## uart
module uart #(
    parameter DATA_WIDTH = 8,
    parameter FIFO_DEPTH = 16
) (
    input  logic        clk_i,        
    input  logic        rst_ni,       
    input  logic        stb_i,        
    input  logic [ 1:0] adr_i,        
    input  logic [ 3:0] byte_sel_i,   
    input  logic        we_i,         
    input  logic [31:0] dat_i,        
    output logic [31:0] dat_o,        
    input  logic        uart_rx_i,    
    output logic        uart_tx_o     
);
clock: 4.57 ns
lec_check: 0
abc_area: 1
cap_margin: 25
cell_pad_in_sites_global_placement: 0
core_aspect_ratio: 0.57
core_margin: 2
core_utilization: 22
cts_cluster_diameter: 215
gpl_routability_driven: 0
gpl_timing_driven: 1
max_routing_layer: met4
min_routing_layer: met2
place_density_lb_addon: 0.07
setup_slack_margin: 0.77
slew_margin: 20
tns_end_percent: 15
run.sh (not shown) runs the stock make flow with config.mk's settings and CLKGATE_MAP_FILE=.
The baseline reached the layout checks and failed them: DRC.
Edit:
- CELL_PAD_IN_SITES_GLOBAL_PLACEMENT: 0 -> 3
- CORE_ASPECT_RATIO: 0.57 -> 1.3
- CORE_UTILIZATION: 22 -> 40
- GPL_TIMING_DRIVEN: 1 -> unset
- TNS_END_PERCENT: 15 -> unset
Result: The new run finished with timing, DRC and antenna clean; first-iteration DRC count went up by about a fifth; sequential cell count is unchanged; routed wire length is lower by about a fifth; non-clock buffer count fell by 33; synthesized cell count is unchanged; via count went down by a few percent.
Edit:
- CELL_PAD_IN_SITES_GLOBAL_PLACEMENT: 3 -> 0
- CORE_ASPECT_RATIO: 1.3 -> 0.57
- CORE_UTILIZATION: 40 -> 22
- GPL_TIMING_DRIVEN: unset -> 1
- MIN_ROUTING_LAYER: met2 -> met1
- TNS_END_PERCENT: unset -> 15
Result:
- count of clock-buffer cells in the layout came out lower by 4
- synthesized area stays the same
- utilization came out lower by 20 points
- worst setup slack is better by 0.038 ns
- global-route usage came out lower by 17 points
- first-iteration DRC count came out lower by 54%
- final cell count came out higher by 22%
- power came out higher by 2.4%
- final area came out higher by 4.3%
Edit:
- CAP_MARGIN: 25 -> 0
- CELL_PAD_IN_SITES_GLOBAL_PLACEMENT: 0 -> unset
- CORE_ASPECT_RATIO: 0.57 -> unset
- CORE_UTILIZATION: 22 -> 68
- CTS_CLUSTER_DIAMETER: 215 -> 123
- GPL_ROUTABILITY_DRIVEN: 0 -> unset
- GPL_TIMING_DRIVEN: 1 -> unset
- MAX_ROUTING_LAYER: met4 -> unset
- SETUP_SLACK_MARGIN: 0.77 -> 0.29
- TNS_END_PERCENT: 15 -> unset
- clock period: 4.57 -> 2.57 ns (I/O delays scaled with it)
Result: Wire length falls by 27%; worst hold slack is worse by 0.14 ns; final area decreases by 0.63%; critical path depth climbs by 2; count of clock-buffer cells in the layout came out higher by 4; total power goes up by 70%; global-route usage increases by 16 points; die area decreases by 67%.

uart again, from the RTL that the note above started with.
// uart
module uart #(
    parameter DATA_WIDTH = 8,
    parameter FIFO_DEPTH = 16
) (
    input  logic        clk_i,        
    input  logic        rst_ni,       
    input  logic        stb_i,        
    input  logic [ 1:0] adr_i,        
    input  logic [ 3:0] byte_sel_i,   
    input  logic        we_i,         
    input  logic [31:0] dat_i,        
    output logic [31:0] dat_o,        
    input  logic        uart_rx_i,    
    output logic        uart_tx_o     
);
Settings: LEC_CHECK=0, CAP_MARGIN=20, CELL_PAD_IN_SITES_DETAIL_PLACEMENT=0, CORE_MARGIN=2, CORE_UTILIZATION=40, GPL_TIMING_DRIVEN=1, PLACE_DENSITY_LB_ADDON=0.13, SLEW_MARGIN=25, TNS_END_PERCENT=70; clock period 10.0 ns.
The baseline ran to the end with no violations.
Rerun with:
Settings changed: ABC_AREA set to 1, CELL_PAD_IN_SITES_DETAIL_PLACEMENT 0 to unset, CORE_UTILIZATION 40 to 72, CTS_CLUSTER_SIZE set to 74, GPL_TIMING_DRIVEN 1 to unset, PLACE_DENSITY set to 0.4, PLACE_DENSITY_LB_ADDON 0.13 to unset, SETUP_SLACK_MARGIN set to 1.58, SLEW_MARGIN 25 to 20, TNS_END_PERCENT 70 to unset.
Clock period 10.0 ns to 5.3 ns, I/O delays scaled along.
Effect: Sequential power climbs by 89%. Power climbs by 91%. Wire length rose by 4.8%. Worst setup slack is worse by 3.4 ns. Synthesized area is higher by 2.8%.
Rerun with:
Settings changed: CTS_CLUSTER_DIAMETER set to 37, CTS_CLUSTER_SIZE 74 to 14, SETUP_SLACK_MARGIN 1.58 to 0.64.
Clock period 5.3 ns to 2.57 ns, I/O delays scaled along.
The changed run ran to the end with no violations.
Core utilization went up by 11 points.
Setup slack gets worse by 2.0 ns.
Non-clock buffer count increases by 150.
Sequential power rose by about 110%.
Design area increases by about 14%.
Via count went up by 18%.
Die size is unchanged.
Global-route usage came out higher by 6.3 points.
Combinational power rose to 3.1 times its value.

uart again, from the RTL that the note above started with.
export LEC_CHECK = 0
export CAP_MARGIN = 0
export CELL_PAD_IN_SITES_GLOBAL_PLACEMENT = 2
export CORE_ASPECT_RATIO = 0.81
export CORE_MARGIN = 2
export CORE_UTILIZATION = 40
export CTS_CLUSTER_DIAMETER = 69
export GPL_TIMING_DRIVEN = 0
export HOLD_SLACK_MARGIN = -0.02
export MIN_ROUTING_LAYER = met1
export SETUP_SLACK_MARGIN = 1.93
export SLEW_MARGIN = 15
export TNS_END_PERCENT = 70
create_clock -name core_clock -period 10.0 [get_ports {clk_i}]
The baseline produced a clean layout.
==> next run, changes <==
Settings changed: ABC_AREA from default to 1, CAP_MARGIN 0 to 20, CELL_PAD_IN_SITES_GLOBAL_PLACEMENT 2 to default, CORE_ASPECT_RATIO 0.81 to default, CORE_UTILIZATION 40 to 72, CTS_CLUSTER_DIAMETER 69 to default, CTS_CLUSTER_SIZE from default to 13, GPL_TIMING_DRIVEN 0 to default, HOLD_SLACK_MARGIN -0.02 to default, MIN_ROUTING_LAYER met1 to default, SETUP_SLACK_MARGIN 1.93 to default, SLEW_MARGIN 15 to 20, TNS_END_PERCENT 70 to default.
Clock period 10.0 ns to 2.57 ns, I/O delays scaled along.
The changed run produced a clean layout.
Routed wire length is higher by 0.71%.
Synthesized cell count is higher by 40%.
Area after synthesis is higher by 2.8%.
Cell area is higher by 3.1%.
Worst hold slack loses 0.41 ns.
==> next run, changes <==
Settings changed: CTS_CLUSTER_DIAMETER from default to 400, PLACE_DENSITY_LB_ADDON from default to 0.07, SETUP_SLACK_MARGIN from default to 0.29.
=> Area after synthesis stays the same; wire length grows by 5.2%; setup slack improved by 0.023 ns; die area stays the same; total power goes down by 6.2%; synthesized cell count stays the same.
==> next run, changes <==
Settings changed: GPL_ROUTABILITY_DRIVEN from default to 0, SLEW_MARGIN 20 to 30.
Sequential cell count stays the same.
Hold slack stays the same.
First-iteration DRC count stays the same.
Design area is unchanged.
Total power does not change.
Global-route usage is unchanged.
Final cell count does not change.
Sequential power stays flat.
Setup slack does not change.
Power and IR drop assume default switching activity.
